==> v12: inputs <==
## mips
module mips(clk, rstb, mem_wr_data, mem_addr, mem_rd_data, mem_wr_ena, PC);
clock: 8.99 ns
lec_check: 0
cap_margin: 20
core_margin: 2
core_utilization: 66
cts_cluster_diameter: 123
max_routing_layer: met4
place_density: 0.6
slew_margin: 20
run.sh (not shown) runs the stock make flow with config.mk's settings and CLKGATE_MAP_FILE=.
==> v19: changes against v12 <==
CELL_PAD_IN_SITES_DETAIL_PLACEMENT = 2   (was not set)
CORE_ASPECT_RATIO = 0.69   (was not set)
CORE_MARGIN = 6   (was 2)
CORE_UTILIZATION = 56   (was 66)
CTS_CLUSTER_DIAMETER = 262   (was 123)
CTS_CLUSTER_SIZE = 47   (was not set)
MAX_ROUTING_LAYER = not set   (was met4)
PLACE_DENSITY = not set   (was 0.6)
SLEW_MARGIN = 30   (was 20)
TNS_END_PERCENT = 20   (was not set)
==> flow/constraint.sdc (replaced) <==
create_clock -name core_clock -period 7.87 [get_ports {clk}]
set_input_delay 1.5740 -clock core_clock [delete_from_list [all_inputs] [get_ports {clk}]]
set_output_delay 1.5740 -clock core_clock [all_outputs]
set_load 0.01 [all_outputs]
==> v4: changes against v12 <==
CORE_UTILIZATION = 40   (was 66)
CTS_CLUSTER_DIAMETER = not set   (was 123)
MAX_ROUTING_LAYER = not set   (was met4)
==> flow/constraint.sdc (replaced) <==
create_clock -name core_clock -period 12.8 [get_ports {clk}]
set_input_delay 2.5600 -clock core_clock [delete_from_list [all_inputs] [get_ports {clk}]]
set_output_delay 2.5600 -clock core_clock [all_outputs]
set_load 0.01 [all_outputs]
==> comparison <==
v12 ended with an error in global routing. v4 went through all stages and came out clean. v19 never finished: it broke off in detailed placement.
Of v4 and v19, v4 has the higher die size (gap 34%, measured against v19).
Synthesized cell count is the same in v12 and v4.
Area after synthesis is the same in v19 and v4.
==> figures <==
|  | v12 | v4 | v19 |
|---|---|---|---|
| Result of the run | stopped before the end | finished clean | stopped before the end |
| Stage where the flow stopped | global routing | - | detailed placement |
| Fp util | 0.664 | 0.403 | 0.568 |
| Last weighted congestion value of the routability-driven placer | 1.13 | 1.03 | 1.12 |
| Vertical die dimension | 389 microns | 499 microns | 359 microns |
| Total number of H-tree levels | 3 | 3 | - |
| CORE AREA | 147000 sq um | 243000 sq um | 172000 sq um |
| Cell count after placement | 10600 | 11500 | - |
| Number of buffers created by CTS | 113 | 109 | - |
| Chip footprint | 151000 sq um | 249000 sq um | 185000 sq um |
| Clock root buffer | clkbuf_16 | clkbuf_16 | - |
| Cts hold-fix bufs | 0 | 0 | - |
| Detailed placement HPWL | 340 mm | 282 mm | - |
| Area after detailed placement | 107000 sq um | 104000 sq um | - |
| Overall die width | 389 microns | 499 microns | 515 microns |
| Cells resized by post-CTS repair | 719 | 0 | - |
| Setup Fix Bufs, Post-CTS | 71 | 0 | - |

==> inputs of run D <==
Starting RTL as in the previous note.
// mips
module mips(clk, rstb, mem_wr_data, mem_addr, mem_rd_data, mem_wr_ena, PC);
	input wire clk, rstb;
	output wire mem_wr_ena;
	output wire [31:0] mem_wr_data, mem_addr;
	input wire [31:0] mem_rd_data;             
	output reg [31:0] PC;
   reg  [31:0] MemDataReg, InstReg, RegA, RegB, AluOut;
   wire [4:0] RegFile_WriteAddr;
   wire [31:0] RegFile_WriteData;
   wire [31:0] RegFile_Data0, RegFile_Data1, AluAMux, AluBMux;
   wire Ctl_PcWrite, Ctl_IorD, Ctl_MemRead, Ctl_MemWrite,
        Ctl_MemToReg, Ctl_IrWrite, Ctl_RegWrite;
   wire [1:0] Ctl_PcWriteCond, Ctl_PcSource, Ctl_AluSrcA, Ctl_AluSrcB, Ctl_RegDst;
   wire [2:0] Ctl_AluOp;
   wire [3:0] Ctl_State;
   wire [3:0] AluCtl_AluOpcode;
   wire Alu_Zero;
   wire [31:0] Alu_Z;
   wire [31:0] SignExtend_Out;
   assign mem_addr = Ctl_IorD ? AluOut : PC;
   assign mem_wr_data = RegB;
   assign mem_wr_ena = Ctl_MemWrite;
   assign RegFile_WriteAddr = Ctl_RegDst[1] ? 5'd31 : (Ctl_RegDst[0] ? InstReg[15:11] : InstReg[20:16]);
   assign RegFile_WriteData = Ctl_RegDst[1] ? PC : (Ctl_MemToReg ? mem_rd_data : AluOut);
   assign AluAMux = Ctl_AluSrcA[1] ? InstReg[10:6] : (Ctl_AluSrcA[0] ? RegA : PC);
   assign AluBMux = Ctl_AluSrcB[1]
      ? (Ctl_AluSrcB[0] ? {SignExtend_Out[29:0],2'b0} : SignExtend_Out)
      : (Ctl_AluSrcB[0] ? 32'd4 : RegB);
	register_file REGFILE (.cclk(clk), .rstb(rstb), .write(Ctl_RegWrite),
         .write_reg(RegFile_WriteAddr), .write_data(RegFile_WriteData),
         .read_reg_0(InstReg[25:21]), .read_reg_1(InstReg[20:16]),
         .reg0(RegFile_Data0), .reg1(RegFile_Data1));
   control_unit CONTROL (.cclk(clk), .rstb(rstb), .I(InstReg), .State(Ctl_State),
      .PcWriteCond(Ctl_PcWriteCond), .PcWrite(Ctl_PcWrite), .IorD(Ctl_IorD),
      .MemRead(Ctl_MemRead), .MemWrite(Ctl_MemWrite), .MemToReg(Ctl_MemToReg),
      .IrWrite(Ctl_IrWrite), .PcSource(Ctl_PcSource), .AluOp(Ctl_AluOp),
      .AluSrcA(Ctl_AluSrcA), .AluSrcB(Ctl_AluSrcB), .RegWrite(Ctl_RegWrite),
      .RegDst(Ctl_RegDst), .NextState(Ctl_State));
   alu_control ALU_CONTROL (.alu_op(Ctl_AluOp),
      .opcode(InstReg[31:26]), .F(InstReg[5:0]), .op(AluCtl_AluOpcode));
   alu ALU (.X(AluAMux), .Y(AluBMux), .op_code(AluCtl_AluOpcode), .Z(Alu_Z), .zero(Alu_Zero));
  ...
make LEC_CHECK=0 ABC_AREA=1 CAP_MARGIN=15 CORE_ASPECT_RATIO=0.74 CORE_MARGIN=2 CORE_UTILIZATION=72 CTS_CLUSTER_DIAMETER=379 CTS_CLUSTER_SIZE=79 GPL_TIMING_DRIVEN=1 HOLD_SLACK_MARGIN=0.11 SETUP_SLACK_MARGIN=-0.32 SLEW_MARGIN=10 TNS_END_PERCENT=85 finish   # period 5.57 ns
==> inputs of run C, as changes to run D <==
--- a/flow/config.mk
+++ b/flow/config.mk
@@ -5,7 +5,7 @@
 export SDC_FILE = /design/flow/constraint.sdc
 export NUM_CORES = 4
 export LEC_CHECK = 0
-export ABC_AREA = 1
+export ABC_AREA = 0
 export CAP_MARGIN = 15
 export CORE_ASPECT_RATIO = 0.74
 export CORE_MARGIN = 2
@@ -14,6 +14,7 @@
 export CTS_CLUSTER_SIZE = 79
 export GPL_TIMING_DRIVEN = 1
 export HOLD_SLACK_MARGIN = 0.11
-export SETUP_SLACK_MARGIN = -0.32
+export PLACE_DENSITY = 0.35
+export SETUP_SLACK_MARGIN = 1.62
 export SLEW_MARGIN = 10
 export TNS_END_PERCENT = 85
==> results <==
Run C died in global routing on GRT-0116. Run D did not get past global routing.
Of run D and run C, run C has the higher synthesized area (gap about 2.3%, measured against run C).
Synthesized cell count: run D is higher than run C (about 33%).
Against run C, the die area of run D is smaller by about 2.3%.
